<file path="design/flow/run.sh">
#!/bin/bash
# the make line also repeats each setting of config.mk as NAME=value (left out here)
make -C /OpenROAD-flow-scripts/flow DESIGN_CONFIG=/design/flow/config.mk WORK_HOME=/design/flow/orfs CLKGATE_MAP_FILE= finish
</file>
<file path="design/flow/constraint.sdc">
create_clock -name core_clock -period 6.0 [get_ports {clk}]
set_input_delay 1.2000 -clock core_clock [delete_from_list [all_inputs] [get_ports {clk}]]
set_output_delay 1.2000 -clock core_clock [all_outputs]
set_load 0.01 [all_outputs]
</file>
<file path="design/flow/design.v">
`timescale 1ns/10ps
module IOTDF( clk, rst, in_en, iot_in, fn_sel, busy, valid, iot_out);
input          clk;
input          rst;
input          in_en;
input  [7:0]   iot_in;
input  [2:0]   fn_sel;
output         busy;
output         valid;
output [127:0] iot_out;
localparam ENCRYPT = 1, DECRYPT = 2, CRC_GEN = 3, TOP2MAX = 4, LAST2MIN = 5;
localparam FUNC_LEFT_1 = 0, FUNC_LEFT_2 = 1, FUNC_RIGHT_1 = 2, FUNC_RIGHT_2 = 3, FUNC_KEEP = 4;
reg [3:0]cnt_read_r, cnt_read_w;  
reg [2:0]cnt_round_r, cnt_round_w;  
reg [1:0]start_output_flag_r, start_output_flag_w;  
reg [2:0] fn_sel_r;
wire [2:0]fn_sel_w = fn_sel;
reg [127:0]iot_in_r, iot_in_w;
reg valid_r;
reg [127:0]iot_out1_r, iot_out1_w;
reg [127:0]iot_out2_r, iot_out2_w;
wire [63:0]IP_out;
wire [31:0]IP_out_L, IP_out_R;
wire [63:0]FP_in, FP_out;
wire [31:0]XOR_out, XOR_in1, XOR_in2;
reg [31:0]MUX_out1_63_32, MUX_out1_31_0;
wire [63:0]MUX_out1_127_64;
wire [55:0]MUX_sub_key_gen_in;
reg [2:0]sub_key_gen_func;
wire [55:0]PC1_out;
wire [47:0]KEY;
wire [55:0]KEY_before_PC2_w, KEY_before_PC2_r;  
wire [2:0]CRC_remainder;
reg [10:0]crc_dividend_in;
reg [127:0]crc_iot_out1_w;
reg Is_in_biggerthan_out1_r, Is_in_biggerthan_out1_w;  
reg Is_in_biggerthan_out2_r, Is_in_biggerthan_out2_w;  
wire Is_in_biggerthan_out1_8b, Is_in_biggerthan_out2_8b;  
wire Is_in_equal_out1_8b, Is_in_equal_out2_8b;  
reg [7:0]cmp_in_in, cmp_in_out1, cmp_in_out2;  
assign busy = 0;
assign valid = valid_r; 
assign iot_out = ((fn_sel_r==TOP2MAX || fn_sel_r==LAST2MIN) && cnt_read_r==1)? iot_out1_r:iot_out2_r;  
always@(*)begin
	cnt_read_w = (in_en)?cnt_read_r + 1'b1:cnt_read_r;
end
always@(posedge clk or posedge rst)begin
	if(rst) cnt_read_r <= 0;
	else cnt_read_r <= cnt_read_w;
end
always@(*)begin
	cnt_round_w = (cnt_read_r==15)? cnt_round_r + 1'b1:cnt_round_r;
end
always@(posedge clk or posedge rst)begin
	if(rst) cnt_round_r <= 0;
	else cnt_round_r <= cnt_round_w;
end
always@(*)begin
	if(start_output_flag_r==0 && cnt_read_r==15)start_output_flag_w = 1;
	else if(start_output_flag_r==1 && cnt_read_r==15)start_output_flag_w = 2;
	else start_output_flag_w = start_output_flag_r;
end
always@(posedge clk or posedge rst)begin
	if(rst) start_output_flag_r <= 0;
	else start_output_flag_r <= start_output_flag_w;
end
always@(posedge clk)begin  
	if(rst)begin end
	else fn_sel_r <= fn_sel_w;
end
always@(posedge clk or posedge rst)begin
	if(rst) valid_r <= 1'b0;
	else if((fn_sel_r==TOP2MAX || fn_sel_r==LAST2MIN))begin
		valid_r <= ((cnt_read_r==0 || cnt_read_r==1) && cnt_round_r==0 && start_output_flag_r == 2);
	end
	else begin
		valid_r <= (cnt_read_r==0 && start_output_flag_r == 2);
	end 
end
always@(posedge clk)begin
	if(rst)begin end
	else iot_in_r <= iot_in_w;
end
always@(*)begin
	iot_out1_w = iot_out1_r;
	if(fn_sel_r==ENCRYPT || fn_sel_r==DECRYPT)begin
		iot_out1_w[63:0] = {MUX_out1_63_32, MUX_out1_31_0};
		iot_out1_w[119:64] = KEY_before_PC2_w;
	end
	else if(fn_sel_r==CRC_GEN)begin
		if(cnt_read_r==0)iot_out1_w = iot_in_r;
		else iot_out1_w = crc_iot_out1_w;
	end
	else begin  
		if(cnt_round_r==1 && cnt_read_r==0)begin  
			iot_out1_w = iot_in_r; 
		end
		else if(cnt_read_r==0)begin  
			if((fn_sel_r==TOP2MAX  &&   Is_in_biggerthan_out1_w &&  Is_in_biggerthan_out2_w)||
			   (fn_sel_r==LAST2MIN && (!Is_in_biggerthan_out1_w)&&(!Is_in_biggerthan_out2_w))) iot_out1_w = iot_in_r;
		end
	end
end
always@(posedge clk)begin
	if(rst)begin end
	else iot_out1_r <= iot_out1_w;
end
always@(*)begin
	iot_out2_w = iot_out2_r;
	if(fn_sel_r==ENCRYPT || fn_sel_r==DECRYPT)begin
		if(cnt_read_r==0)iot_out2_w[63:0] = FP_out;  
		if(cnt_read_r==1)iot_out2_w[127:64] = iot_in_r[127:64];  
	end
	else if(fn_sel_r==CRC_GEN)begin
		if(cnt_read_r==0)iot_out2_w = CRC_remainder; 
	end
	else begin  
		if(cnt_round_r==1 && cnt_read_r==0)begin  
			iot_out2_w = (fn_sel_r==TOP2MAX)? 0:{128{1'b1}};  
		end
		else if(cnt_read_r==0)begin  
			if(fn_sel_r==TOP2MAX && Is_in_biggerthan_out2_w)begin
				if(Is_in_biggerthan_out1_w) iot_out2_w = iot_out1_r;
				else iot_out2_w = iot_in_r;
			end
			if(fn_sel_r==LAST2MIN && !Is_in_biggerthan_out2_w)begin
				if(!Is_in_biggerthan_out1_w) iot_out2_w = iot_out1_r;
				else iot_out2_w = iot_in_r;
			end
		end
	end
end
always@(posedge clk)begin
	if(rst)begin end
	else iot_out2_r <= iot_out2_w;
end
assign IP_out = {iot_in_r[ 6],iot_in_r[14],iot_in_r[22],iot_in_r[30]
			    ,iot_in_r[38],iot_in_r[46],iot_in_r[54],iot_in_r[62]
			    ,iot_in_r[ 4],iot_in_r[12],iot_in_r[20],iot_in_r[28]
			    ,iot_in_r[36],iot_in_r[44],iot_in_r[52],iot_in_r[60]
			    ,iot_in_r[ 2],iot_in_r[10],iot_in_r[18],iot_in_r[26]
			    ,iot_in_r[34],iot_in_r[42],iot_in_r[50],iot_in_r[58]
			    ,iot_in_r[ 0],iot_in_r[ 8],iot_in_r[16],iot_in_r[24]
			    ,iot_in_r[32],iot_in_r[40],iot_in_r[48],iot_in_r[56]
			    ,iot_in_r[ 7],iot_in_r[15],iot_in_r[23],iot_in_r[31]
			    ,iot_in_r[39],iot_in_r[47],iot_in_r[55],iot_in_r[63]
			    ,iot_in_r[ 5],iot_in_r[13],iot_in_r[21],iot_in_r[29]
			    ,iot_in_r[37],iot_in_r[45],iot_in_r[53],iot_in_r[61]
			    ,iot_in_r[ 3],iot_in_r[11],iot_in_r[19],iot_in_r[27]
			    ,iot_in_r[35],iot_in_r[43],iot_in_r[51],iot_in_r[59]
			    ,iot_in_r[ 1],iot_in_r[ 9],iot_in_r[17],iot_in_r[25]
			    ,iot_in_r[33],iot_in_r[41],iot_in_r[49],iot_in_r[57]};
assign 	{IP_out_L, IP_out_R} = IP_out;
assign FP_in = {XOR_out, iot_out1_r[31:0]};
assign FP_out = {FP_in[24],FP_in[56],FP_in[16],FP_in[48]
			    ,FP_in[ 8],FP_in[40],FP_in[ 0],FP_in[32]
			    ,FP_in[25],FP_in[57],FP_in[17],FP_in[49]
			    ,FP_in[ 9],FP_in[41],FP_in[ 1],FP_in[33]
			    ,FP_in[26],FP_in[58],FP_in[18],FP_in[50]
			    ,FP_in[10],FP_in[42],FP_in[ 2],FP_in[34]
			    ,FP_in[27],FP_in[59],FP_in[19],FP_in[51]
			    ,FP_in[11],FP_in[43],FP_in[ 3],FP_in[35]
			    ,FP_in[28],FP_in[60],FP_in[20],FP_in[52]
			    ,FP_in[12],FP_in[44],FP_in[ 4],FP_in[36]
			    ,FP_in[29],FP_in[61],FP_in[21],FP_in[53]
			    ,FP_in[13],FP_in[45],FP_in[ 5],FP_in[37]
			    ,FP_in[30],FP_in[62],FP_in[22],FP_in[54]
			    ,FP_in[14],FP_in[46],FP_in[ 6],FP_in[38]
			    ,FP_in[31],FP_in[63],FP_in[23],FP_in[55]
			    ,FP_in[15],FP_in[47],FP_in[ 7],FP_in[39]};
assign PC1_out = {iot_in_r[ 71],iot_in_r[ 79],iot_in_r[ 87],iot_in_r[95]
				 ,iot_in_r[103],iot_in_r[111],iot_in_r[119],iot_in_r[127]
				 ,iot_in_r[ 70],iot_in_r[ 78],iot_in_r[ 86],iot_in_r[94]
				 ,iot_in_r[102],iot_in_r[110],iot_in_r[118],iot_in_r[126]
				 ,iot_in_r[ 69],iot_in_r[ 77],iot_in_r[ 85],iot_in_r[93]
				 ,iot_in_r[101],iot_in_r[109],iot_in_r[117],iot_in_r[125]
				 ,iot_in_r[ 68],iot_in_r[ 76],iot_in_r[ 84],iot_in_r[92]
				 ,iot_in_r[ 65],iot_in_r[ 73],iot_in_r[ 81],iot_in_r[89]
				 ,iot_in_r[ 97],iot_in_r[105],iot_in_r[113],iot_in_r[121]
				 ,iot_in_r[ 66],iot_in_r[ 74],iot_in_r[ 82],iot_in_r[90]
				 ,iot_in_r[ 98],iot_in_r[106],iot_in_r[114],iot_in_r[122]
				 ,iot_in_r[ 67],iot_in_r[ 75],iot_in_r[ 83],iot_in_r[91]
				 ,iot_in_r[ 99],iot_in_r[107],iot_in_r[115],iot_in_r[123]
				 ,iot_in_r[100],iot_in_r[108],iot_in_r[116],iot_in_r[124]};
assign KEY_before_PC2_r = iot_out1_r[119:64];
assign KEY = {KEY_before_PC2_r[42],KEY_before_PC2_r[39],KEY_before_PC2_r[45],KEY_before_PC2_r[32]			     
			 ,KEY_before_PC2_r[55],KEY_before_PC2_r[51],KEY_before_PC2_r[53],KEY_before_PC2_r[28]			     
			 ,KEY_before_PC2_r[41],KEY_before_PC2_r[50],KEY_before_PC2_r[35],KEY_before_PC2_r[46]			     
			 ,KEY_before_PC2_r[33],KEY_before_PC2_r[37],KEY_before_PC2_r[44],KEY_before_PC2_r[52]			     
			 ,KEY_before_PC2_r[30],KEY_before_PC2_r[48],KEY_before_PC2_r[40],KEY_before_PC2_r[49]			     
			 ,KEY_before_PC2_r[29],KEY_before_PC2_r[36],KEY_before_PC2_r[43],KEY_before_PC2_r[54]			     
			 ,KEY_before_PC2_r[15],KEY_before_PC2_r[ 4],KEY_before_PC2_r[25],KEY_before_PC2_r[19]			     
			 ,KEY_before_PC2_r[ 9],KEY_before_PC2_r[ 1],KEY_before_PC2_r[26],KEY_before_PC2_r[16]			     
			 ,KEY_before_PC2_r[ 5],KEY_before_PC2_r[11],KEY_before_PC2_r[23],KEY_before_PC2_r[ 8]			     
			 ,KEY_before_PC2_r[12],KEY_before_PC2_r[ 7],KEY_before_PC2_r[17],KEY_before_PC2_r[ 0]			     
			 ,KEY_before_PC2_r[22],KEY_before_PC2_r[ 3],KEY_before_PC2_r[10],KEY_before_PC2_r[14]			
			 ,KEY_before_PC2_r[ 6],KEY_before_PC2_r[20],KEY_before_PC2_r[27],KEY_before_PC2_r[24]};
always@(*)begin
	if(fn_sel_r==1)begin  
		if(cnt_read_r==0||cnt_read_r==1||cnt_read_r==8||cnt_read_r==15) sub_key_gen_func = FUNC_LEFT_1;  
		else sub_key_gen_func = FUNC_LEFT_2;  
	end
	else begin  
		if(cnt_read_r==0||cnt_read_r==1||cnt_read_r==8||cnt_read_r==15) sub_key_gen_func = (cnt_read_r==0)? FUNC_KEEP:FUNC_RIGHT_1;  
		else sub_key_gen_func = FUNC_RIGHT_2;  
	end
end
Sub_Key Sub_Key_u(
	.sub_key_in(MUX_sub_key_gen_in),
	.func_in(sub_key_gen_func),
	.sub_key_out(KEY_before_PC2_w));	
F_Function F_Function_u(
.key_in(KEY),
.R_in(iot_out1_r[31:0]),
.F_out(XOR_in2));
assign XOR_in1 = iot_out1_r[63:32];
assign XOR_out = XOR_in1 ^ XOR_in2;
assign MUX_sub_key_gen_in = (cnt_read_r==0)? PC1_out:KEY_before_PC2_r;
always@(*)begin
	if(cnt_read_r==0)MUX_out1_63_32 = IP_out_L;
	else MUX_out1_63_32 = iot_out1_r[31:0];
end
always@(*)begin
	if(cnt_read_r==0)MUX_out1_31_0 = IP_out_R;
	else MUX_out1_31_0 = XOR_out;
end
CRC_Gen CRC_Gen_u(
.crc_dividend_in(crc_dividend_in),  
.crc_remainder_out(CRC_remainder));
always@(*)begin
	Is_in_biggerthan_out1_w = (Is_in_equal_out1_8b)? Is_in_biggerthan_out1_r:Is_in_biggerthan_out1_8b;
	Is_in_biggerthan_out2_w = (Is_in_equal_out2_8b)? Is_in_biggerthan_out2_r:Is_in_biggerthan_out2_8b;
end
always@(posedge clk)begin
	if(rst)begin end
	else begin
		Is_in_biggerthan_out1_r <= Is_in_biggerthan_out1_w;
		Is_in_biggerthan_out2_r <= Is_in_biggerthan_out2_w;
	end
end
always@(*)begin
	iot_in_w = iot_in_r;
	crc_iot_out1_w = iot_out1_r;
	case(cnt_read_r)
	1:begin
		cmp_in_in   =   iot_in_r[7:0];
		cmp_in_out1 = iot_out1_r[7:0];
		cmp_in_out2 = iot_out2_r[7:0];
		iot_in_w[15:8] = iot_in;
		crc_dividend_in = iot_out1_r[127:117];
		crc_iot_out1_w[119:117] = CRC_remainder;
	end
	2:begin
		cmp_in_in   =   iot_in_r[15:8];
		cmp_in_out1 = iot_out1_r[15:8];
		cmp_in_out2 = iot_out2_r[15:8];
		iot_in_w[23:16] = iot_in;
		crc_dividend_in = iot_out1_r[119:109];
		crc_iot_out1_w[111:109] = CRC_remainder;
	end
	3:begin
		cmp_in_in   =   iot_in_r[23:16];
		cmp_in_out1 = iot_out1_r[23:16];
		cmp_in_out2 = iot_out2_r[23:16];
		iot_in_w[31:24] = iot_in;
		crc_dividend_in = iot_out1_r[111:101];
		crc_iot_out1_w[103:101] = CRC_remainder;
	end
	4:begin
		cmp_in_in   =   iot_in_r[31:24];
		cmp_in_out1 = iot_out1_r[31:24];
		cmp_in_out2 = iot_out2_r[31:24];
		iot_in_w[39:32] = iot_in;
		crc_dividend_in = iot_out1_r[103:93];
		crc_iot_out1_w[95:93] = CRC_remainder;
	end
	5:begin
		cmp_in_in   =   iot_in_r[39:32];
		cmp_in_out1 = iot_out1_r[39:32];
		cmp_in_out2 = iot_out2_r[39:32];
		iot_in_w[47:40] = iot_in;
		crc_dividend_in = iot_out1_r[95:85];
		crc_iot_out1_w[87:85] = CRC_remainder;
	end
	6:begin
		cmp_in_in   =   iot_in_r[47:40];
		cmp_in_out1 = iot_out1_r[47:40];
		cmp_in_out2 = iot_out2_r[47:40];
		iot_in_w[55:48] = iot_in;
		crc_dividend_in = iot_out1_r[87:77];
		crc_iot_out1_w[79:77] = CRC_remainder;
	end
	7:begin
		cmp_in_in   =   iot_in_r[55:48];
		cmp_in_out1 = iot_out1_r[55:48];
		cmp_in_out2 = iot_out2_r[55:48];
		iot_in_w[63:56] = iot_in;
		crc_dividend_in = iot_out1_r[79:69];
		crc_iot_out1_w[71:69] = CRC_remainder;
	end
	8:begin
		cmp_in_in   =   iot_in_r[63:56];
		cmp_in_out1 = iot_out1_r[63:56];
		cmp_in_out2 = iot_out2_r[63:56];
		iot_in_w[71:64] = iot_in;
		crc_dividend_in = iot_out1_r[71:61];
		crc_iot_out1_w[63:61] = CRC_remainder;
	end
	9:begin
		cmp_in_in   =   iot_in_r[71:64];
		cmp_in_out1 = iot_out1_r[71:64];
		cmp_in_out2 = iot_out2_r[71:64];
		iot_in_w[79:72] = iot_in;
		crc_dividend_in = iot_out1_r[63:53];
		crc_iot_out1_w[55:53] = CRC_remainder;
	end
	10:begin
		cmp_in_in   =   iot_in_r[79:72];
		cmp_in_out1 = iot_out1_r[79:72];
		cmp_in_out2 = iot_out2_r[79:72];
		iot_in_w[87:80] = iot_in;
		crc_dividend_in = iot_out1_r[55:45];
		crc_iot_out1_w[47:45] = CRC_remainder;
	end
	11:begin
		cmp_in_in   =   iot_in_r[87:80];
		cmp_in_out1 = iot_out1_r[87:80];
		cmp_in_out2 = iot_out2_r[87:80];
		iot_in_w[95:88] = iot_in;
		crc_dividend_in = iot_out1_r[47:37];
		crc_iot_out1_w[39:37] = CRC_remainder;
	end
	12:begin
		cmp_in_in   =   iot_in_r[95:88];
		cmp_in_out1 = iot_out1_r[95:88];
		cmp_in_out2 = iot_out2_r[95:88];
		iot_in_w[103:96] = iot_in;
		crc_dividend_in = iot_out1_r[39:29];
		crc_iot_out1_w[31:29] = CRC_remainder;
	end
	13:begin
		cmp_in_in   =   iot_in_r[103:96];
		cmp_in_out1 = iot_out1_r[103:96];
		cmp_in_out2 = iot_out2_r[103:96];
		iot_in_w[111:104] = iot_in;
		crc_dividend_in = iot_out1_r[31:21];
		crc_iot_out1_w[23:21] = CRC_remainder;
	end
	14:begin
		cmp_in_in   =   iot_in_r[111:104];
		cmp_in_out1 = iot_out1_r[111:104];
		cmp_in_out2 = iot_out2_r[111:104];
		iot_in_w[119:112] = iot_in;
		crc_dividend_in = iot_out1_r[23:13];
		crc_iot_out1_w[15:13] = CRC_remainder;
	end
	15:begin
		cmp_in_in   =   iot_in_r[119:112];
		cmp_in_out1 = iot_out1_r[119:112];
		cmp_in_out2 = iot_out2_r[119:112];
		iot_in_w[127:120] = iot_in;
		crc_dividend_in = iot_out1_r[15:5];
		crc_iot_out1_w[7:5] = CRC_remainder;
	end
	0:begin
		cmp_in_in   =   iot_in_r[127:120];
		cmp_in_out1 = iot_out1_r[127:120];
		cmp_in_out2 = iot_out2_r[127:120];
		iot_in_w[7:0] = iot_in;
		crc_dividend_in = {iot_out1_r[7:0], 3'b0};
	end
	endcase
end
assign Is_in_biggerthan_out1_8b = (cmp_in_in > cmp_in_out1);
assign Is_in_biggerthan_out2_8b = (cmp_in_in > cmp_in_out2);
assign Is_in_equal_out1_8b = (cmp_in_in == cmp_in_out1);
assign Is_in_equal_out2_8b = (cmp_in_in == cmp_in_out2);
endmodule
module F_Function(
input   [47:0] key_in,
input   [31:0] R_in,
output  [31:0] F_out);
wire [47:0]expansion_out = {R_in[ 0],R_in[31],R_in[30],R_in[29]
						   ,R_in[28],R_in[27],R_in[28],R_in[27]
						   ,R_in[26],R_in[25],R_in[24],R_in[23]
						   ,R_in[24],R_in[23],R_in[22],R_in[21]
						   ,R_in[20],R_in[19],R_in[20],R_in[19]
						   ,R_in[18],R_in[17],R_in[16],R_in[15]
						   ,R_in[16],R_in[15],R_in[14],R_in[13]
						   ,R_in[12],R_in[11],R_in[12],R_in[11]
						   ,R_in[10],R_in[ 9],R_in[ 8],R_in[ 7]
						   ,R_in[ 8],R_in[ 7],R_in[ 6],R_in[ 5]
						   ,R_in[ 4],R_in[ 3],R_in[ 4],R_in[ 3]
						   ,R_in[ 2],R_in[ 1],R_in[ 0],R_in[31]};
wire [47:0]xor_out = key_in ^ expansion_out;
wire [5:0]S1_in = xor_out[47:42];
wire [5:0]S2_in = xor_out[41:36];
wire [5:0]S3_in = xor_out[35:30];
wire [5:0]S4_in = xor_out[29:24];
wire [5:0]S5_in = xor_out[23:18];
wire [5:0]S6_in = xor_out[17:12];
wire [5:0]S7_in = xor_out[11: 6];
wire [5:0]S8_in = xor_out[ 5: 0];
reg [3:0]S1_out;
reg [3:0]S2_out;
reg [3:0]S3_out;
reg [3:0]S4_out;
reg [3:0]S5_out;
reg [3:0]S6_out;
reg [3:0]S7_out;
reg [3:0]S8_out;
always@(*)begin
	case({S1_in[5], S1_in[0]})
		2'b00:begin
			case(S1_in[4:1])
				4'b0000: S1_out = 14;
				4'b0001: S1_out = 4;
				4'b0010: S1_out = 13;
				4'b0011: S1_out = 1;
				4'b0100: S1_out = 2;
				4'b0101: S1_out = 15;
				4'b0110: S1_out = 11;
				4'b0111: S1_out = 8;
				4'b1000: S1_out = 3;
				4'b1001: S1_out = 10;
				4'b1010: S1_out = 6;
				4'b1011: S1_out = 12;
				4'b1100: S1_out = 5;
				4'b1101: S1_out = 9;
				4'b1110: S1_out = 0;
				4'b1111: S1_out = 7;
			endcase
		end
		2'b01:begin
			case(S1_in[4:1])
				4'b0000: S1_out = 0;
				4'b0001: S1_out = 15;
				4'b0010: S1_out = 7;
				4'b0011: S1_out = 4;
				4'b0100: S1_out = 14;
				4'b0101: S1_out = 2;
				4'b0110: S1_out = 13;
				4'b0111: S1_out = 1;
				4'b1000: S1_out = 10;
				4'b1001: S1_out = 6;
				4'b1010: S1_out = 12;
				4'b1011: S1_out = 11;
				4'b1100: S1_out = 9;
				4'b1101: S1_out = 5;
				4'b1110: S1_out = 3;
				4'b1111: S1_out = 8;
			endcase
		end
		2'b10:begin
			case(S1_in[4:1])
				4'b0000: S1_out = 4;
				4'b0001: S1_out = 1;
				4'b0010: S1_out = 14;
				4'b0011: S1_out = 8;
				4'b0100: S1_out = 13;
				4'b0101: S1_out = 6;
				4'b0110: S1_out = 2;
				4'b0111: S1_out = 11;
				4'b1000: S1_out = 15;
				4'b1001: S1_out = 12;
				4'b1010: S1_out = 9;
				4'b1011: S1_out = 7;
				4'b1100: S1_out = 3;
				4'b1101: S1_out = 10;
				4'b1110: S1_out = 5;
				4'b1111: S1_out = 0;
			endcase
		end
		2'b11:begin
			case(S1_in[4:1])
				4'b0000: S1_out = 15;
				4'b0001: S1_out = 12;
				4'b0010: S1_out = 8;
				4'b0011: S1_out = 2;
				4'b0100: S1_out = 4;
				4'b0101: S1_out = 9;
				4'b0110: S1_out = 1;
				4'b0111: S1_out = 7;
				4'b1000: S1_out = 5;
				4'b1001: S1_out = 11;
				4'b1010: S1_out = 3;
				4'b1011: S1_out = 14;
				4'b1100: S1_out = 10;
				4'b1101: S1_out = 0;
				4'b1110: S1_out = 6;
				4'b1111: S1_out = 13;
			endcase
		end
	endcase
end
always@(*)begin
	case({S2_in[5], S2_in[0]})
		2'b00:begin
			case(S2_in[4:1])
				4'b0000: S2_out = 15;
				4'b0001: S2_out = 1;
				4'b0010: S2_out = 8;
				4'b0011: S2_out = 14;
				4'b0100: S2_out = 6;
				4'b0101: S2_out = 11;
				4'b0110: S2_out = 3;
				4'b0111: S2_out = 4;
				4'b1000: S2_out = 9;
				4'b1001: S2_out = 7;
				4'b1010: S2_out = 2;
				4'b1011: S2_out = 13;
				4'b1100: S2_out = 12;
				4'b1101: S2_out = 0;
				4'b1110: S2_out = 5;
				4'b1111: S2_out = 10;
			endcase
		end
		2'b01:begin
			case(S2_in[4:1])
				4'b0000: S2_out = 3;
				4'b0001: S2_out = 13;
				4'b0010: S2_out = 4;
				4'b0011: S2_out = 7;
				4'b0100: S2_out = 15;
				4'b0101: S2_out = 2;
				4'b0110: S2_out = 8;
				4'b0111: S2_out = 14;
				4'b1000: S2_out = 12;
				4'b1001: S2_out = 0;
				4'b1010: S2_out = 1;
				4'b1011: S2_out = 10;
				4'b1100: S2_out = 6;
				4'b1101: S2_out = 9;
				4'b1110: S2_out = 11;
				4'b1111: S2_out = 5;
			endcase
		end
		2'b10:begin
			case(S2_in[4:1])
				4'b0000: S2_out = 0;
				4'b0001: S2_out = 14;
				4'b0010: S2_out = 7;
				4'b0011: S2_out = 11;
				4'b0100: S2_out = 10;
				4'b0101: S2_out = 4;
				4'b0110: S2_out = 13;
				4'b0111: S2_out = 1;
				4'b1000: S2_out = 5;
				4'b1001: S2_out = 8;
				4'b1010: S2_out = 12;
				4'b1011: S2_out = 6;
				4'b1100: S2_out = 9;
				4'b1101: S2_out = 3;
				4'b1110: S2_out = 2;
				4'b1111: S2_out = 15;
			endcase
		end
		2'b11:begin
			case(S2_in[4:1])
				4'b0000: S2_out = 13;
				4'b0001: S2_out = 8;
				4'b0010: S2_out = 10;
				4'b0011: S2_out = 1;
				4'b0100: S2_out = 3;
				4'b0101: S2_out = 15;
				4'b0110: S2_out = 4;
				4'b0111: S2_out = 2;
				4'b1000: S2_out = 11;
				4'b1001: S2_out = 6;
				4'b1010: S2_out = 7;
				4'b1011: S2_out = 12;
				4'b1100: S2_out = 0;
				4'b1101: S2_out = 5;
				4'b1110: S2_out = 14;
				4'b1111: S2_out = 9;
			endcase
		end
	endcase
end
always@(*)begin
	case({S3_in[5], S3_in[0]})
		2'b00:begin
			case(S3_in[4:1])
				4'b0000: S3_out = 10;
				4'b0001: S3_out = 0;
				4'b0010: S3_out = 9;
				4'b0011: S3_out = 14;
				4'b0100: S3_out = 6;
				4'b0101: S3_out = 3;
				4'b0110: S3_out = 15;
				4'b0111: S3_out = 5;
				4'b1000: S3_out = 1;
				4'b1001: S3_out = 13;
				4'b1010: S3_out = 12;
				4'b1011: S3_out = 7;
				4'b1100: S3_out = 11;
				4'b1101: S3_out = 4;
				4'b1110: S3_out = 2;
				4'b1111: S3_out = 8;
			endcase
		end
		2'b01:begin
			case(S3_in[4:1])
				4'b0000: S3_out = 13;
				4'b0001: S3_out = 7;
				4'b0010: S3_out = 0;
				4'b0011: S3_out = 9;
				4'b0100: S3_out = 3;
				4'b0101: S3_out = 4;
				4'b0110: S3_out = 6;
				4'b0111: S3_out = 10;
				4'b1000: S3_out = 2;
				4'b1001: S3_out = 8;
				4'b1010: S3_out = 5;
				4'b1011: S3_out = 14;
				4'b1100: S3_out = 12;
				4'b1101: S3_out = 11;
				4'b1110: S3_out = 15;
				4'b1111: S3_out = 1;
			endcase
		end
		2'b10:begin
			case(S3_in[4:1])
				4'b0000: S3_out = 13;
				4'b0001: S3_out = 6;
				4'b0010: S3_out = 4;
				4'b0011: S3_out = 9;
				4'b0100: S3_out = 8;
				4'b0101: S3_out = 15;
				4'b0110: S3_out = 3;
				4'b0111: S3_out = 0;
				4'b1000: S3_out = 11;
				4'b1001: S3_out = 1;
				4'b1010: S3_out = 2;
				4'b1011: S3_out = 12;
				4'b1100: S3_out = 5;
				4'b1101: S3_out = 10;
				4'b1110: S3_out = 14;
				4'b1111: S3_out = 7;
			endcase
		end
		2'b11:begin
			case(S3_in[4:1])
				4'b0000: S3_out = 1;
				4'b0001: S3_out = 10;
				4'b0010: S3_out = 13;
				4'b0011: S3_out = 0;
				4'b0100: S3_out = 6;
				4'b0101: S3_out = 9;
				4'b0110: S3_out = 8;
				4'b0111: S3_out = 7;
				4'b1000: S3_out = 4;
				4'b1001: S3_out = 15;
				4'b1010: S3_out = 14;
				4'b1011: S3_out = 3;
				4'b1100: S3_out = 11;
				4'b1101: S3_out = 5;
				4'b1110: S3_out = 2;
				4'b1111: S3_out = 12;
			endcase
		end
	endcase
end
always@(*)begin
	case({S4_in[5], S4_in[0]})
		2'b00:begin
			case(S4_in[4:1])
				4'b0000: S4_out = 7;
				4'b0001: S4_out = 13;
				4'b0010: S4_out = 14;
				4'b0011: S4_out = 3;
				4'b0100: S4_out = 0;
				4'b0101: S4_out = 6;
				4'b0110: S4_out = 9;
				4'b0111: S4_out = 10;
				4'b1000: S4_out = 1;
				4'b1001: S4_out = 2;
				4'b1010: S4_out = 8;
				4'b1011: S4_out = 5;
				4'b1100: S4_out = 11;
				4'b1101: S4_out = 12;
				4'b1110: S4_out = 4;
				4'b1111: S4_out = 15;
			endcase
		end
		2'b01:begin
			case(S4_in[4:1])
				4'b0000: S4_out = 13;
				4'b0001: S4_out = 8;
				4'b0010: S4_out = 11;
				4'b0011: S4_out = 5;
				4'b0100: S4_out = 6;
				4'b0101: S4_out = 15;
				4'b0110: S4_out = 0;
				4'b0111: S4_out = 3;
				4'b1000: S4_out = 4;
				4'b1001: S4_out = 7;
				4'b1010: S4_out = 2;
				4'b1011: S4_out = 12;
				4'b1100: S4_out = 1;
				4'b1101: S4_out = 10;
				4'b1110: S4_out = 14;
				4'b1111: S4_out = 9;
			endcase
		end
		2'b10:begin
			case(S4_in[4:1])
				4'b0000: S4_out = 10;
				4'b0001: S4_out = 6;
				4'b0010: S4_out = 9;
				4'b0011: S4_out = 0;
				4'b0100: S4_out = 12;
				4'b0101: S4_out = 11;
				4'b0110: S4_out = 7;
				4'b0111: S4_out = 13;
				4'b1000: S4_out = 15;
				4'b1001: S4_out = 1;
				4'b1010: S4_out = 3;
				4'b1011: S4_out = 14;
				4'b1100: S4_out = 5;
				4'b1101: S4_out = 2;
				4'b1110: S4_out = 8;
				4'b1111: S4_out = 4;
			endcase
		end
		2'b11:begin
			case(S4_in[4:1])
				4'b0000: S4_out = 3;
				4'b0001: S4_out = 15;
				4'b0010: S4_out = 0;
				4'b0011: S4_out = 6;
				4'b0100: S4_out = 10;
				4'b0101: S4_out = 1;
				4'b0110: S4_out = 13;
				4'b0111: S4_out = 8;
				4'b1000: S4_out = 9;
				4'b1001: S4_out = 4;
				4'b1010: S4_out = 5;
				4'b1011: S4_out = 11;
				4'b1100: S4_out = 12;
				4'b1101: S4_out = 7;
				4'b1110: S4_out = 2;
				4'b1111: S4_out = 14;
			endcase
		end
	endcase
end
always@(*)begin
	case({S5_in[5], S5_in[0]})
		2'b00:begin
			case(S5_in[4:1])
				4'b0000: S5_out = 2;
				4'b0001: S5_out = 12;
				4'b0010: S5_out = 4;
				4'b0011: S5_out = 1;
				4'b0100: S5_out = 7;
				4'b0101: S5_out = 10;
				4'b0110: S5_out = 11;
				4'b0111: S5_out = 6;
				4'b1000: S5_out = 8;
				4'b1001: S5_out = 5;
				4'b1010: S5_out = 3;
				4'b1011: S5_out = 15;
				4'b1100: S5_out = 13;
				4'b1101: S5_out = 0;
				4'b1110: S5_out = 14;
				4'b1111: S5_out = 9;
			endcase
		end
		2'b01:begin
			case(S5_in[4:1])
				4'b0000: S5_out = 14;
				4'b0001: S5_out = 11;
				4'b0010: S5_out = 2;
				4'b0011: S5_out = 12;
				4'b0100: S5_out = 4;
				4'b0101: S5_out = 7;
				4'b0110: S5_out = 13;
				4'b0111: S5_out = 1;
				4'b1000: S5_out = 5;
				4'b1001: S5_out = 0;
				4'b1010: S5_out = 15;
				4'b1011: S5_out = 10;
				4'b1100: S5_out = 3;
				4'b1101: S5_out = 9;
				4'b1110: S5_out = 8;
				4'b1111: S5_out = 6;
			endcase
		end
		2'b10:begin
			case(S5_in[4:1])
				4'b0000: S5_out = 4;
				4'b0001: S5_out = 2;
				4'b0010: S5_out = 1;
				4'b0011: S5_out = 11;
				4'b0100: S5_out = 10;
				4'b0101: S5_out = 13;
				4'b0110: S5_out = 7;
				4'b0111: S5_out = 8;
				4'b1000: S5_out = 15;
				4'b1001: S5_out = 9;
				4'b1010: S5_out = 12;
				4'b1011: S5_out = 5;
				4'b1100: S5_out = 6;
				4'b1101: S5_out = 3;
				4'b1110: S5_out = 0;
				4'b1111: S5_out = 14;
			endcase
		end
		2'b11:begin
			case(S5_in[4:1])
				4'b0000: S5_out = 11;
				4'b0001: S5_out = 8;
				4'b0010: S5_out = 12;
				4'b0011: S5_out = 7;
				4'b0100: S5_out = 1;
				4'b0101: S5_out = 14;
				4'b0110: S5_out = 2;
				4'b0111: S5_out = 13;
				4'b1000: S5_out = 6;
				4'b1001: S5_out = 15;
				4'b1010: S5_out = 0;
				4'b1011: S5_out = 9;
				4'b1100: S5_out = 10;
				4'b1101: S5_out = 4;
				4'b1110: S5_out = 5;
				4'b1111: S5_out = 3;
			endcase
		end
	endcase
end
always@(*)begin
	case({S6_in[5], S6_in[0]})
		2'b00:begin
			case(S6_in[4:1])
				4'b0000: S6_out = 12;
				4'b0001: S6_out = 1;
				4'b0010: S6_out = 10;
				4'b0011: S6_out = 15;
				4'b0100: S6_out = 9;
				4'b0101: S6_out = 2;
				4'b0110: S6_out = 6;
				4'b0111: S6_out = 8;
				4'b1000: S6_out = 0;
				4'b1001: S6_out = 13;
				4'b1010: S6_out = 3;
				4'b1011: S6_out = 4;
				4'b1100: S6_out = 14;
				4'b1101: S6_out = 7;
				4'b1110: S6_out = 5;
				4'b1111: S6_out = 11;
			endcase
		end
		2'b01:begin
			case(S6_in[4:1])
				4'b0000: S6_out = 10;
				4'b0001: S6_out = 15;
				4'b0010: S6_out = 4;
				4'b0011: S6_out = 2;
				4'b0100: S6_out = 7;
				4'b0101: S6_out = 12;
				4'b0110: S6_out = 9;
				4'b0111: S6_out = 5;
				4'b1000: S6_out = 6;
				4'b1001: S6_out = 1;
				4'b1010: S6_out = 13;
				4'b1011: S6_out = 14;
				4'b1100: S6_out = 0;
				4'b1101: S6_out = 11;
				4'b1110: S6_out = 3;
				4'b1111: S6_out = 8;
			endcase
		end
		2'b10:begin
			case(S6_in[4:1])
				4'b0000: S6_out = 9;
				4'b0001: S6_out = 14;
				4'b0010: S6_out = 15;
				4'b0011: S6_out = 5;
				4'b0100: S6_out = 2;
				4'b0101: S6_out = 8;
				4'b0110: S6_out = 12;
				4'b0111: S6_out = 3;
				4'b1000: S6_out = 7;
				4'b1001: S6_out = 0;
				4'b1010: S6_out = 4;
				4'b1011: S6_out = 10;
				4'b1100: S6_out = 1;
				4'b1101: S6_out = 13;
				4'b1110: S6_out = 11;
				4'b1111: S6_out = 6;
			endcase
		end
		2'b11:begin
			case(S6_in[4:1])
				4'b0000: S6_out = 4;
				4'b0001: S6_out = 3;
				4'b0010: S6_out = 2;
				4'b0011: S6_out = 12;
				4'b0100: S6_out = 9;
				4'b0101: S6_out = 5;
				4'b0110: S6_out = 15;
				4'b0111: S6_out = 10;
				4'b1000: S6_out = 11;
				4'b1001: S6_out = 14;
				4'b1010: S6_out = 1;
				4'b1011: S6_out = 7;
				4'b1100: S6_out = 6;
				4'b1101: S6_out = 0;
				4'b1110: S6_out = 8;
				4'b1111: S6_out = 13;
			endcase
		end
	endcase
end
always@(*)begin
	case({S7_in[5], S7_in[0]})
		2'b00:begin
			case(S7_in[4:1])
				4'b0000: S7_out = 4;
				4'b0001: S7_out = 11;
				4'b0010: S7_out = 2;
				4'b0011: S7_out = 14;
				4'b0100: S7_out = 15;
				4'b0101: S7_out = 0;
				4'b0110: S7_out = 8;
				4'b0111: S7_out = 13;
				4'b1000: S7_out = 3;
				4'b1001: S7_out = 12;
				4'b1010: S7_out = 9;
				4'b1011: S7_out = 7;
				4'b1100: S7_out = 5;
				4'b1101: S7_out = 10;
				4'b1110: S7_out = 6;
				4'b1111: S7_out = 1;
			endcase
		end
		2'b01:begin
			case(S7_in[4:1])
				4'b0000: S7_out = 13;
				4'b0001: S7_out = 0;
				4'b0010: S7_out = 11;
				4'b0011: S7_out = 7;
				4'b0100: S7_out = 4;
				4'b0101: S7_out = 9;
				4'b0110: S7_out = 1;
				4'b0111: S7_out = 10;
				4'b1000: S7_out = 14;
				4'b1001: S7_out = 3;
				4'b1010: S7_out = 5;
				4'b1011: S7_out = 12;
				4'b1100: S7_out = 2;
				4'b1101: S7_out = 15;
				4'b1110: S7_out = 8;
				4'b1111: S7_out = 6;
			endcase
		end
		2'b10:begin
			case(S7_in[4:1])
				4'b0000: S7_out = 1;
				4'b0001: S7_out = 4;
				4'b0010: S7_out = 11;
				4'b0011: S7_out = 13;
				4'b0100: S7_out = 12;
				4'b0101: S7_out = 3;
				4'b0110: S7_out = 7;
				4'b0111: S7_out = 14;
				4'b1000: S7_out = 10;
				4'b1001: S7_out = 15;
				4'b1010: S7_out = 6;
				4'b1011: S7_out = 8;
				4'b1100: S7_out = 0;
				4'b1101: S7_out = 5;
				4'b1110: S7_out = 9;
				4'b1111: S7_out = 2;
			endcase
		end
		2'b11:begin
			case(S7_in[4:1])
				4'b0000: S7_out = 6;
				4'b0001: S7_out = 11;
				4'b0010: S7_out = 13;
				4'b0011: S7_out = 8;
				4'b0100: S7_out = 1;
				4'b0101: S7_out = 4;
				4'b0110: S7_out = 10;
				4'b0111: S7_out = 7;
				4'b1000: S7_out = 9;
				4'b1001: S7_out = 5;
				4'b1010: S7_out = 0;
				4'b1011: S7_out = 15;
				4'b1100: S7_out = 14;
				4'b1101: S7_out = 2;
				4'b1110: S7_out = 3;
				4'b1111: S7_out = 12;
			endcase
		end
	endcase
end
always@(*)begin
	case({S8_in[5], S8_in[0]})
		2'b00:begin
			case(S8_in[4:1])
				4'b0000: S8_out = 13;
				4'b0001: S8_out = 2;
				4'b0010: S8_out = 8;
				4'b0011: S8_out = 4;
				4'b0100: S8_out = 6;
				4'b0101: S8_out = 15;
				4'b0110: S8_out = 11;
				4'b0111: S8_out = 1;
				4'b1000: S8_out = 10;
				4'b1001: S8_out = 9;
				4'b1010: S8_out = 3;
				4'b1011: S8_out = 14;
				4'b1100: S8_out = 5;
				4'b1101: S8_out = 0;
				4'b1110: S8_out = 12;
				4'b1111: S8_out = 7;
			endcase
		end
		2'b01:begin
			case(S8_in[4:1])
				4'b0000: S8_out = 1;
				4'b0001: S8_out = 15;
				4'b0010: S8_out = 13;
				4'b0011: S8_out = 8;
				4'b0100: S8_out = 10;
				4'b0101: S8_out = 3;
				4'b0110: S8_out = 7;
				4'b0111: S8_out = 4;
				4'b1000: S8_out = 12;
				4'b1001: S8_out = 5;
				4'b1010: S8_out = 6;
				4'b1011: S8_out = 11;
				4'b1100: S8_out = 0;
				4'b1101: S8_out = 14;
				4'b1110: S8_out = 9;
				4'b1111: S8_out = 2;
			endcase
		end
		2'b10:begin
			case(S8_in[4:1])
				4'b0000: S8_out = 7;
				4'b0001: S8_out = 11;
				4'b0010: S8_out = 4;
				4'b0011: S8_out = 1;
				4'b0100: S8_out = 9;
				4'b0101: S8_out = 12;
				4'b0110: S8_out = 14;
				4'b0111: S8_out = 2;
				4'b1000: S8_out = 0;
				4'b1001: S8_out = 6;
				4'b1010: S8_out = 10;
				4'b1011: S8_out = 13;
				4'b1100: S8_out = 15;
				4'b1101: S8_out = 3;
				4'b1110: S8_out = 5;
				4'b1111: S8_out = 8;
			endcase
		end
		2'b11:begin
			case(S8_in[4:1])
				4'b0000: S8_out = 2;
				4'b0001: S8_out = 1;
				4'b0010: S8_out = 14;
				4'b0011: S8_out = 7;
				4'b0100: S8_out = 4;
				4'b0101: S8_out = 10;
				4'b0110: S8_out = 8;
				4'b0111: S8_out = 13;
				4'b1000: S8_out = 15;
				4'b1001: S8_out = 12;
				4'b1010: S8_out = 9;
				4'b1011: S8_out = 0;
				4'b1100: S8_out = 3;
				4'b1101: S8_out = 5;
				4'b1110: S8_out = 6;
				4'b1111: S8_out = 11;
			endcase
		end
	endcase
end
wire [31:0]P_in = {S1_out,S2_out,S3_out,S4_out,S5_out,S6_out,S7_out,S8_out};
assign F_out = {P_in[16],P_in[25],P_in[12],P_in[11]
			   ,P_in[ 3],P_in[20],P_in[ 4],P_in[15]
			   ,P_in[31],P_in[17],P_in[ 9],P_in[ 6]
			   ,P_in[27],P_in[14],P_in[ 1],P_in[22]
			   ,P_in[30],P_in[24],P_in[ 8],P_in[18]
			   ,P_in[ 0],P_in[ 5],P_in[29],P_in[23]
			   ,P_in[13],P_in[19],P_in[ 2],P_in[26]
			   ,P_in[10],P_in[21],P_in[28],P_in[ 7]};
endmodule
module Sub_Key(
input   [55:0] sub_key_in,
input   [2:0] func_in,
output  reg[55:0] sub_key_out);
localparam FUNC_LEFT_1 = 0, FUNC_LEFT_2 = 1, FUNC_RIGHT_1 = 2, FUNC_RIGHT_2 = 3, FUNC_KEEP = 4;
wire [27:0]sub_key_in_msb = sub_key_in[55:28];
wire [27:0]sub_key_in_lsb = sub_key_in[27:0];
wire [27:0]sub_key_in_msb_left_1 = {sub_key_in_msb[26:0], sub_key_in_msb[27]};
wire [27:0]sub_key_in_lsb_left_1 = {sub_key_in_lsb[26:0], sub_key_in_lsb[27]};
wire [27:0]sub_key_in_msb_left_2 = {sub_key_in_msb[25:0], sub_key_in_msb[27:26]};
wire [27:0]sub_key_in_lsb_left_2 = {sub_key_in_lsb[25:0], sub_key_in_lsb[27:26]};
wire [27:0]sub_key_in_msb_right_1 = {sub_key_in_msb[0], sub_key_in_msb[27:1]};
wire [27:0]sub_key_in_lsb_right_1 = {sub_key_in_lsb[0], sub_key_in_lsb[27:1]};
wire [27:0]sub_key_in_msb_right_2 = {sub_key_in_msb[1:0], sub_key_in_msb[27:2]};
wire [27:0]sub_key_in_lsb_right_2 = {sub_key_in_lsb[1:0], sub_key_in_lsb[27:2]};
always@(*)begin
	case(func_in)
		FUNC_LEFT_1: sub_key_out = {sub_key_in_msb_left_1, sub_key_in_lsb_left_1};
		FUNC_LEFT_2: sub_key_out = {sub_key_in_msb_left_2, sub_key_in_lsb_left_2};
		FUNC_RIGHT_1: sub_key_out = {sub_key_in_msb_right_1, sub_key_in_lsb_right_1};
		FUNC_RIGHT_2: sub_key_out = {sub_key_in_msb_right_2, sub_key_in_lsb_right_2};
		FUNC_KEEP: sub_key_out = sub_key_in;
		default: sub_key_out = sub_key_in;
	endcase
end
endmodule
module CRC_Gen(
input   [10:0] crc_dividend_in,
output   [2:0] crc_remainder_out);
assign crc_remainder_out[2] =  crc_dividend_in[9] ^ crc_dividend_in[8] ^ crc_dividend_in[6] ^ crc_dividend_in[5] ^ crc_dividend_in[3] ^ crc_dividend_in[2];
assign crc_remainder_out[1] =  crc_dividend_in[10] ^ crc_dividend_in[9] ^ crc_dividend_in[7] ^ crc_dividend_in[6] ^ crc_dividend_in[4] ^ crc_dividend_in[3] ^ crc_dividend_in[1];
assign crc_remainder_out[0] =  crc_dividend_in[0];
endmodule
</file>
<file path="design/flow/config.mk">
export PLATFORM = sky130hd
export DESIGN_NAME = IOTDF
export DESIGN_NICKNAME = IOTDF
export VERILOG_FILES = /design/flow/design.v
export SDC_FILE = /design/flow/constraint.sdc
export NUM_CORES = 4
export LEC_CHECK = 0
export CAP_MARGIN = 20
export CELL_PAD_IN_SITES_DETAIL_PLACEMENT = 1
export CORE_MARGIN = 2
export CORE_UTILIZATION = 40
export CTS_CLUSTER_SIZE = 52
export PLACE_DENSITY = 0.44
export SLEW_MARGIN = 20
</file>
==> results of run 1 <==
-- cell type report --
type | instances | share of cell area (%)
multi-input combinational | 2523 | 48.9
inverter | 51 | 0.528
tap | 1040 | 3.59
timing repair buffer | 376 | 9.69
antenna | 18 | 0.124
clock inverter | 25 | 0.604
sequential | 400 | 33.0
clock buffer | 60 | 3.56
-- layer usage --
metal  part of all wire, %  up-vias  global-route usage [%]
met3                    15      969                    21.1
met2                    39     3168                    69.3
li1                      -    13031                       -
met4                   9.9       22                    39.9
met5                 0.079        -                       0
met1                    36    16869                    61.4
-- stage by stage --
stage,setup WS (ps),util [%],cell area (um^2)
finish,197,46.8,36200
floorplan,178,-,31200
global placement,470,44.7,34600
detailed placement,487,44.8,34600
CTS,462,46.7,36100
global route,191,46.8,36200
==> impl_metrics.tcl, run 1 <==
# flow metrics
set metrics [dict create \
    initCoreUtil_pct 40.4 \
    core-area_mm2 0.0773 \
    syn_avg_cell_area_um2 9.27 \
    die_y_um 283 \
    yosys_area_mm2 0.0312 \
    nets 3498 \
    synthTopCellsByArea "edfxtp_1 37%, mux2_2 5.0%, o21ai_0 4.0%" \
    outcome "no timing/DRC/antenna violations" \
    whs_ps 483 \
    cp_num_cells 21 \
    rows 102 \
    routedWlPerCell_um 46.4 \
    post-place-cells 4389 \
    crit_chain "inv_1 > ha_2 > and3b_1 > buf_4 > a22o_1 > a221oi_1 > and3_1 > nand4_1 > o21ai_0 > ha_1 > a21o_1 > a21o_1 > a21oi_1 > a21o_1 > buf_4 > o2111ai_4 > and2_1 > buf_12 > a211oi_1 > buf_4 > o21ai_0" \
    clock_latency_ps 620 \
    clkSlewWorstSetupHoldPaths_ps 60 \
    cap_violations 0 \
    combGateArea_mm2 0.0177 \
    port_buffers 142 \
    ys_types 85 \
    holdCritPathClass "reg -> reg" \
    cp-startpoint "cnt_read_r[0]" \
    skew_ps 25.7 \
    io_pins 144 \
    antenna_found_initial 36 \
    synth_flops 400 \
    worstSetupEndpointType "register" \
    gr-usage-all-layers_pct 50.3 \
    dieArea_mm2 0.0803 \
    top_area_cell "edfxtp_1" \
    cts_tree "done" \
    drt_iter0_markers 6138 \
    gp_congestion 1.12 \
    dr_total_vias 34059 \
    finalClockPeriodUsage_pct 96.7 \
    cts_made_buffers 48 \
    crit_fanout 17 \
    netlist_top_cells_count "389 x edfxtp_1, 329 x nand2_1, 301 x clkbuf_1" \
    seq_area_frac_synth_pct 38.3 \
    reg2reg_depth 21 \
    postCtsResizedCells 0 \
    synthToLayoutAreaGrowth_pct 16.1 \
    maxSlewViolCount 0 \
    postCtsSetupRepairBufs 0 \
    cts_root_buf "clkbuf_16" \
    cts.sinks 400 \
    worstMarginPinSlew_ps 1320 \
    ys_cells 3366 \
    reg2reg_setup_slack_ps 200 \
    postCtsHoldBufs 0 \
    instances_no_fill 4493 \
    grt_pass1_wl_mm 281 \
    edf_count 389 \
    seq_area_mm2 0.0120 \
    fill_cells 8641 \
    hold_violations 0 \
    ys.flop_type "edfxtp_1" \
    finalSetupViolations 0 \
    holdPathStages 2 \
    grt_pass1_vias 32432 \
    synth.cellmix.adderShare_pct 3.43 \
    ys_sh_mux_pct 9.13 \
    htreeDepth 2 \
    cp-endpoint "iot_out2_r[63]" \
    ys_warn_count 3 \
    cp_data_arrival_time_ps 6140 \
    crit_required_ps 6330 \
    r2r_end "iot_out2_r[63]" \
    ys_sh_simple_pct 12.9 \
    wl_mm 208 \
    fin_crit_ps 5800 \
    syn-num-nets 3464 \
    routed_via_density 7.58 \
    warning_count 86 \
    max_slew_margin_pct 11.7 \
    clockBufferDepth 3 \
    crit_family "AND-OR/OR-AND gates" \
    drc 0 \
    r2r-start "cnt_read_r[0]" \
    fin_tns_setup_ps 0 \
    synthAoiAreaFrac_pct 26.5 \
    most_common_cell "edfxtp_1" \
    top_cell_area_share_pct 37.4 \
    topCombFamilyByArea "AND-OR/OR-AND gates" \
    postSynth.asyncResetShare_pct 2.75 \
    grt_overflow_total 0 \
    fmax_ghz 0.172 \
    dp_hpwl_mm 154 \
    netlist_instances 3366 \
    critPathBufInv 5 \
    netlist_area_mm2 0.0312 \
    crit_slowest_cell "a221oi_1" \
    critPathMaxStageDelay_ps 480 \
    firstDrtPassIters 10 \
    yosys.area_share.xor_xnor_pct 4.01 \
    crit_path_start_kind "register" \
    fp.dieW_um 283 \
    crit_type "reg -> reg" \
    ant_nets 0 \
    grt_max_degree 90 \
    rsz0062_at_grt "no" \
]
==> run 2: changes to the inputs <==
ABC_AREA = 0   (was default)
CAP_MARGIN = 0   (was 20)
CELL_PAD_IN_SITES_DETAIL_PLACEMENT = 0   (was 1)
CORE_ASPECT_RATIO = 0.91   (was default)
CORE_UTILIZATION = 46   (was 40)
CTS_CLUSTER_SIZE = default   (was 52)
HOLD_SLACK_MARGIN = -0.06   (was default)
MAX_ROUTING_LAYER = met4   (was default)
PLACE_DENSITY = default   (was 0.44)
PLACE_DENSITY_LB_ADDON = 0.19   (was default)
SETUP_SLACK_MARGIN = 0.93   (was default)
TNS_END_PERCENT = 75   (was default)
clock period = 3.44 ns   (was 6.0 ns; I/O delays follow)
==> impl_metrics.tcl, run 2 <==
# flow metrics
set metrics [dict create \
    outcome "failed layout checks" \
    violations "setup timing" \
    synthTopCellsByArea "edfxtp_1 37%, mux2_2 5.0%, o21ai_0 4.0%" \
    drc 0 \
    synthToLayoutAreaGrowth_pct 41.2 \
    cts_tree "done" \
    grt_overflow_total 0 \
    grt_pass1_wl_mm 274 \
    worstSetupEndpointType "register" \
    ys_warn_count 3 \
    ant_nets 0 \
    skew_ps 31.6 \
    synthAoiAreaFrac_pct 26.5 \
    critPathBufInv 6 \
    ys_types 85 \
    cts_made_buffers 47 \
    hold_end "valid_r" \
    die_y_um 252 \
    drt_iter0_markers 7952 \
    crit_path_start_kind "register" \
    fp.dieW_um 277 \
    port_buffers 142 \
    crit_type "reg -> reg" \
    warning_count 87 \
    top_area_cell "edfxtp_1" \
    routedWlPerCell_um 41.5 \
    routed_via_density 7.66 \
    critPathMaxStageDelay_ps 510 \
    cts.sinks 400 \
    ys_sh_simple_pct 12.9 \
    max_slew_margin_pct 23.3 \
    edf_count 389 \
    htreeDepth 2 \
    clkSlewWorstSetupHoldPaths_ps 60 \
    layout_setup_ws_ps -1640 \
    syn-num-nets 3464 \
    netlist_top_cells_count "389 x edfxtp_1, 329 x nand2_1, 301 x clkbuf_1" \
    clock_latency_ps 630 \
    yosys_area_mm2 0.0312 \
    reg2reg_depth 20 \
    synth_flops 400 \
    core-area_mm2 0.0674 \
    syn_avg_cell_area_um2 9.27 \
    hp-start "start_output_flag_r[1]" \
    antenna_found_initial 24 \
    crit_family "AND-OR/OR-AND gates" \
    crit_slowest_cell "a311o_2" \
    holdPathStages 2 \
    initCoreUtil_pct 46.3 \
    cap_violations 0 \
    postSynth.asyncResetShare_pct 2.75 \
    fmax_ghz 0.197 \
    hold_violations 0 \
    rows 91 \
    grt_pass1_vias 34428 \
    final_area_mm2 0.0441 \
    nets 4153 \
    topCombFamilyByArea "AND-OR/OR-AND gates" \
    reg2reg_setup_slack_ps -1640 \
    netlist_area_mm2 0.0312 \
    worstMarginPinSlew_ps 1150 \
    crit_chain "buf_6 > ha_4 > and2_4 > buf_4 > a22o_1 > a221oi_2 > nand4_1 > buf_4 > o21ai_4 > ha_4 > nand4_1 > a31o_2 > a21o_4 > a311o_2 > buf_12 > nand2_8 > o21ai_4 > buf_6 > clkbuf_16 > o2bb2ai_2" \
    cts_root_buf "clkbuf_16" \
    io_pins 144 \
    rsz0062_at_grt "yes" \
    gr-usage-all-layers_pct 58.0 \
    holdCritPathClass "reg -> reg" \
    finalSetupViolations 612 \
    gp_congestion 1.18 \
    fill_cells 5341 \
    crit_fanout 13 \
    finalClockPeriodUsage_pct 148 \
    dp_hpwl_mm 154 \
    synth.cellmix.adderShare_pct 3.43 \
    r2r_end "iot_out2_r[68]" \
    grt_max_degree 85 \
    ys.flop_type "edfxtp_1" \
    firstDrtPassIters 12 \
    cp_num_cells 20 \
    fin_crit_ps 5080 \
    cp-endpoint "iot_out2_r[68]" \
    wl_mm 208 \
    crit_required_ps 3800 \
    cp_data_arrival_time_ps 5440 \
    clockBufferDepth 3 \
    yosys.area_share.xor_xnor_pct 4.01 \
    top_cell_area_share_pct 37.4 \
    placed_area_mm2 0.0403 \
    netlist_instances 3366 \
    most_common_cell "edfxtp_1" \
    ys_sh_mux_pct 9.13 \
    cp-startpoint "cnt_read_r[0]" \
    dr_total_vias 38344 \
    dieArea_mm2 0.0699 \
    seq_area_frac_synth_pct 38.3 \
    r2r-start "cnt_read_r[0]" \
    maxSlewViolCount 0 \
    ys_cells 3366 \
]
run 2: area by class of cell:
type	instances	area [um^2]	share of cell area [%]
Timing Repair Buffer	1030	9460	21.5
Inverter	51	198	0.449
Antenna cell	32	80.1	0.182
Clock inverter	24	251	0.571
Clock buffer	58	1270	2.88
Tap cell	883	1100	2.51
Sequential cell	400	12000	27.2
Multi-Input combinational cell	2525	19700	44.8
run 2: timing repair:
item | CTS | global route
setup buffers | 36 | 25
hold buffers | 0 | 0
setup endpoints to repair | 761 | 770
gates cloned | 1 | 15
resized | 113 | 126
pin swaps | 36 | 65
run 2: stage by stage:
stage / worst slack (ps) / instances / setup TNS (ps) / util, % / hold slack, ps
6_report: -1640 / 5003 / -714920 / 65.4 / 497
4_1_cts: -1190 / 4931 / -549950 / 63.3 / 497
3_3_place_gp: -1620 / 4812 / -616720 / 59.8 / 461
3_5_place_dp: -1590 / 4812 / -605880 / 59.8 / 487
2_1_floorplan: -1930 / 3366 / -465020 / - / 446
5_1_grt: -1610 / 4991 / -713470 / 65.3 / 521
run 2: per-layer routing:
metal / GRT usage [%] / vias up / share of wire [%]
li1: - / 14402 / -
met1: 66.8 / 18088 / 32
met2: 75.3 / 4460 / 38
met3: 30.6 / 1394 / 20
met4: 43.7 / 0 / 11
met5: - / - / 0
==> run 3: changes to the inputs <==
ABC_AREA = default   (was 0)
CAP_MARGIN = 10   (was 0)
CELL_PAD_IN_SITES_DETAIL_PLACEMENT = default   (was 0)
CORE_ASPECT_RATIO = default   (was 0.91)
CORE_UTILIZATION = 66   (was 46)
CTS_CLUSTER_DIAMETER = 314   (was default)
CTS_CLUSTER_SIZE = 41   (was default)
HOLD_SLACK_MARGIN = default   (was -0.06)
MAX_ROUTING_LAYER = default   (was met4)
PLACE_DENSITY_LB_ADDON = default   (was 0.19)
SETUP_SLACK_MARGIN = -0.32   (was 0.93)
TNS_END_PERCENT = default   (was 75)
clock period = 3.26 ns   (was 3.44 ns; I/O delays follow)
==> impl_metrics.tcl, run 3 <==
# flow metrics
set metrics [dict create \
    most_common_cell "edfxtp_1" \
    dp_hpwl_mm 129 \
    top_cell_area_share_pct 37.4 \
    synthTopCellsByArea "edfxtp_1 37%, mux2_2 5.0%, o21ai_0 4.0%" \
    synthAoiAreaFrac_pct 26.5 \
    edf_count 389 \
    yosys_area_mm2 0.0312 \
    postSynth.asyncResetShare_pct 2.75 \
    top_area_cell "edfxtp_1" \
    error "[ERROR GRT-0116] Global routing finished with congestion. Check the congestion regions in the DRC Viewer." \
    clockBufferDepth 3 \
    placed_area_mm2 0.0387 \
    outcome "stopped before the end" \
    cts_root_buf "clkbuf_16" \
    grt_overflow_total 121 \
    ys_sh_mux_pct 9.13 \
    gr-usage-all-layers_pct 77.3 \
    core-area_mm2 0.0467 \
    dieArea_mm2 0.0490 \
    port_buffers 142 \
    initCoreUtil_pct 66.9 \
    ys_sh_simple_pct 12.9 \
    ys_types 85 \
    synth_flops 400 \
    cts_made_buffers 13 \
    synth.cellmix.adderShare_pct 3.43 \
    ys_cells 3366 \
    post-place-cells 4434 \
    ys.flop_type "edfxtp_1" \
    netlist_area_mm2 0.0312 \
    netlist_top_cells_count "389 x edfxtp_1, 329 x nand2_1, 301 x clkbuf_1" \
    yosys.area_share.xor_xnor_pct 4.01 \
    syn_avg_cell_area_um2 9.27 \
    syn-num-nets 3464 \
    die_y_um 221 \
    netlist_instances 3366 \
    cts.sinks 400 \
    gp_congestion 1.42 \
    rows 79 \
    ys_warn_count 3 \
    htreeDepth 1 \
    io_pins 144 \
    postCtsHoldBufs 0 \
    lastStage "global routing (5_1_grt)" \
    seq_area_frac_synth_pct 38.3 \
    fp.dieW_um 221 \
    topCombFamilyByArea "AND-OR/OR-AND gates" \
]
==> run 3: stage by stage <==
| stage | setup WS [ps] | util [%] |
|---|---|---|
| floorplan | -2110 | - |
| global placement | -1610 | 82.9 |
| CTS | -1320 | 85.7 |
| detailed placement | -1790 | 82.9 |
==> run 3: repair_timing <==
action | in CTS
pin swaps | 53
endpoints found under the setup margin | 545
gates resized | 83
cloned | 12
buffers inserted | 29
==> run 3: metal layers <==
metal / overflow / track usage (%)
met5: 1 / 39.2
met4: 63 / 68.5
met3: 9 / 66.8
met2: 44 / 89.9
met1: 4 / 80.3
==> run 4: changes to the inputs <==
ABC_AREA = 1   (was default)
CAP_MARGIN = 20   (was 10)
CORE_ASPECT_RATIO = 1.38   (was default)
CORE_UTILIZATION = 72   (was 66)
CTS_CLUSTER_DIAMETER = 400   (was 314)
CTS_CLUSTER_SIZE = 100   (was 41)
HOLD_SLACK_MARGIN = 0.26   (was default)
PLACE_DENSITY = 0.39   (was default)
SETUP_SLACK_MARGIN = 0.26   (was -0.32)
TNS_END_PERCENT = 5   (was default)
clock period = 1.75 ns   (was 3.26 ns; I/O delays follow)
==> impl_metrics.tcl, run 4 <==
# flow metrics
set metrics [dict create \
    synthAoiAreaFrac_pct 26.1 \
    postSynth.asyncResetShare_pct 2.75 \
    synth.cellmix.adderShare_pct 3.41 \
    ys_warn_count 3 \
    ys_types 60 \
    netlist_top_cells_count "851 x nand2_1, 502 x o21ai_0, 437 x inv_1" \
    dieArea_mm2 0.0445 \
    ys.flop_type "edfxtp_1" \
    error "[ERROR DPL-0033] detailed placement checks failed during check placement." \
    outcome "stopped before the end" \
    gp_congestion 1.51 \
    syn_avg_cell_area_um2 7.41 \
    core-area_mm2 0.0425 \
    lastStage "detailed placement (3_5_place_dp)" \
    synth_flops 400 \
    fp.dieW_um 180 \
    rows 89 \
    ys_sh_simple_pct 20.0 \
    edf_count 389 \
    yosys.area_share.xor_xnor_pct 2.27 \
    yosys_area_mm2 0.0308 \
    port_buffers 142 \
    most_common_cell "nand2_1" \
    io_pins 144 \
    die_y_um 247 \
    seq_area_frac_synth_pct 38.8 \
    netlist_instances 4157 \
    ys_cells 4157 \
    top_area_cell "edfxtp_1" \
    syn-num-nets 4255 \
    topCombFamilyByArea "AND-OR/OR-AND gates" \
    top_cell_area_share_pct 37.9 \
    synthTopCellsByArea "edfxtp_1 38%, nand2_1 10%, o21ai_0 8.2%" \
    ys_sh_mux_pct 0.219 \
    netlist_area_mm2 0.0308 \
    initCoreUtil_pct 72.4 \
]
[run 4: metrics by stage]
step	setup TNS, ps	worst slack, ps	std cells
3_3_place_gp	-1440240	-2760	5815
2_1_floorplan	-1420130	-3790	4157
==> run 5: changes to the inputs <==
ABC_AREA = default   (was 1)
CORE_ASPECT_RATIO = default   (was 1.38)
CORE_UTILIZATION = 44   (was 72)
CTS_CLUSTER_DIAMETER = default   (was 400)
CTS_CLUSTER_SIZE = default   (was 100)
HOLD_SLACK_MARGIN = default   (was 0.26)
PLACE_DENSITY = default   (was 0.39)
SETUP_SLACK_MARGIN = 0.1   (was 0.26)
TNS_END_PERCENT = default   (was 5)
clock period = 4.41 ns   (was 1.75 ns; I/O delays follow)
==> impl_metrics.tcl, run 5 <==
# flow metrics
set metrics [dict create \
    syn-num-nets 3464 \
    cts_made_buffers 47 \
    critPathBufInv 8 \
    most_common_cell "edfxtp_1" \
    postCtsHoldBufs 0 \
    r2r_end "iot_out2_r[104]" \
    grt_pass1_wl_mm 286 \
    grt_overflow_total 0 \
    clockBufferDepth 3 \
    ys_sh_simple_pct 12.9 \
    skew_ps 39.3 \
    synthTopCellsByArea "edfxtp_1 37%, mux2_2 5.0%, o21ai_0 4.0%" \
    rows 97 \
    cp_num_cells 20 \
    nets 3887 \
    ys_cells 3366 \
    outcome "failed layout checks" \
    cts_tree "done" \
    crit_family "buffers and inverters" \
    synth.cellmix.adderShare_pct 3.43 \
    max_slew_margin_pct 14.6 \
    dr_total_vias 37329 \
    netlist_area_mm2 0.0312 \
    cts_root_buf "clkbuf_16" \
    worstSetupEndpointType "register" \
    r2r-start "cnt_read_r[3]" \
    layout_setup_ws_ps -763 \
    ys_warn_count 3 \
    reg2reg_depth 20 \
    instances_no_fill 4788 \
    clkSlewWorstSetupHoldPaths_ps 60 \
    netlist_top_cells_count "389 x edfxtp_1, 329 x nand2_1, 301 x clkbuf_1" \
    ys_types 85 \
    syn_avg_cell_area_um2 9.27 \
    yosys.area_share.xor_xnor_pct 4.01 \
    core-area_mm2 0.0701 \
    crit_slowest_cell "dfrtp_2" \
    cap_violations 0 \
    die_y_um 270 \
    topCombFamilyByArea "AND-OR/OR-AND gates" \
    edf_count 389 \
    io_pins 144 \
    post-place-cells 4637 \
    holdPathStages 2 \
    top_cell_area_share_pct 37.4 \
    crit_fanout 19 \
    critPathMaxStageDelay_ps 530 \
    dp_hpwl_mm 161 \
    initCoreUtil_pct 44.5 \
    htreeDepth 2 \
    fill_cells 5975 \
    crit_path_start_kind "register" \
    dieArea_mm2 0.0731 \
    violations "setup timing" \
    cp-endpoint "iot_out2_r[104]" \
    crit_type "reg -> reg" \
    cp_data_arrival_time_ps 5590 \
    crit_chain "buf_4 > nor2_2 > buf_4 > nand3_1 > a31oi_1 > buf_4 > ha_1 > and3_1 > o21ai_1 > a31o_2 > a21o_1 > buf_6 > buf_6 > o2111ai_4 > buf_12 > nand2_8 > buf_12 > buf_8 > a21oi_1 > o2bb2ai_4" \
    rsz0062_at_grt "yes" \
    grt_max_degree 95 \
    ant_nets 0 \
    synth_flops 400 \
    worst_path_most_repeated_cell "buf_4" \
    fmax_ghz 0.193 \
    cp-startpoint "cnt_read_r[3]" \
    antenna_found_initial 26 \
    drt_iter0_markers 8634 \
    synthToLayoutAreaGrowth_pct 31.8 \
    fin_crit_ps 5170 \
    top_area_cell "edfxtp_1" \
    clock_latency_ps 620 \
    cts.sinks 400 \
    routed_via_density 7.80 \
    firstDrtPassIters 20 \
    ys_sh_mux_pct 9.13 \
    netlist_instances 3366 \
    gp_congestion 1.18 \
    postSynth.asyncResetShare_pct 2.75 \
    maxSlewViolCount 0 \
    hold_violations 0 \
    port_buffers 142 \
    worstMarginPinSlew_ps 1280 \
    reg2reg_setup_slack_ps -760 \
    gr-usage-all-layers_pct 56.9 \
    synthAoiAreaFrac_pct 26.5 \
    drc 0 \
    crit_required_ps 4820 \
    ys.flop_type "edfxtp_1" \
    finalSetupViolations 533 \
    seq_area_frac_synth_pct 38.3 \
    fp.dieW_um 270 \
    yosys_area_mm2 0.0312 \
]
run 5: stage by stage:
stage	hold WS, ps	setup WS (ps)	instance area, um^2	utilization, %	setup TNS [ps]
floorplan	446	-956	31600	-	-128850
global placement	460	-1010	37600	53.6	-241460
detailed placement	475	-984	37600	53.6	-230630
CTS	490	-543	40200	57.4	-175200
global route	514	-770	41100	58.6	-277420
finish	490	-763	41100	58.6	-256870
run 5: per-layer routing:
| layer | track usage (%) | share of wire [%] |
|---|---|---|
| met4 | 44.9 | 11 |
| met2 | 76.2 | 38 |
| met3 | 34.1 | 19 |
| met1 | 64.1 | 32 |
| met5 | 6.84 | 0.54 |
run 5: repair_timing:
action,in CTS,in global routing
endpoints found under the setup margin,461,540
pin swaps,34,62
resized,158,104
hold endpoints to repair,0,0
gates cloned,9,14
buffers inserted,16,6
run 5: layout make-up:
class	instances	area [um^2]	share of cell area, %
multi-input cells	2526	18900	45.8
clock inverters	33	340	0.827
inverters	51	191	0.465
flip-flops and latches	400	12000	29.1
well taps	940	1180	2.86
repair buffers	763	7330	17.8
diodes	21	52.6	0.128
clock buffers	54	1220	2.97
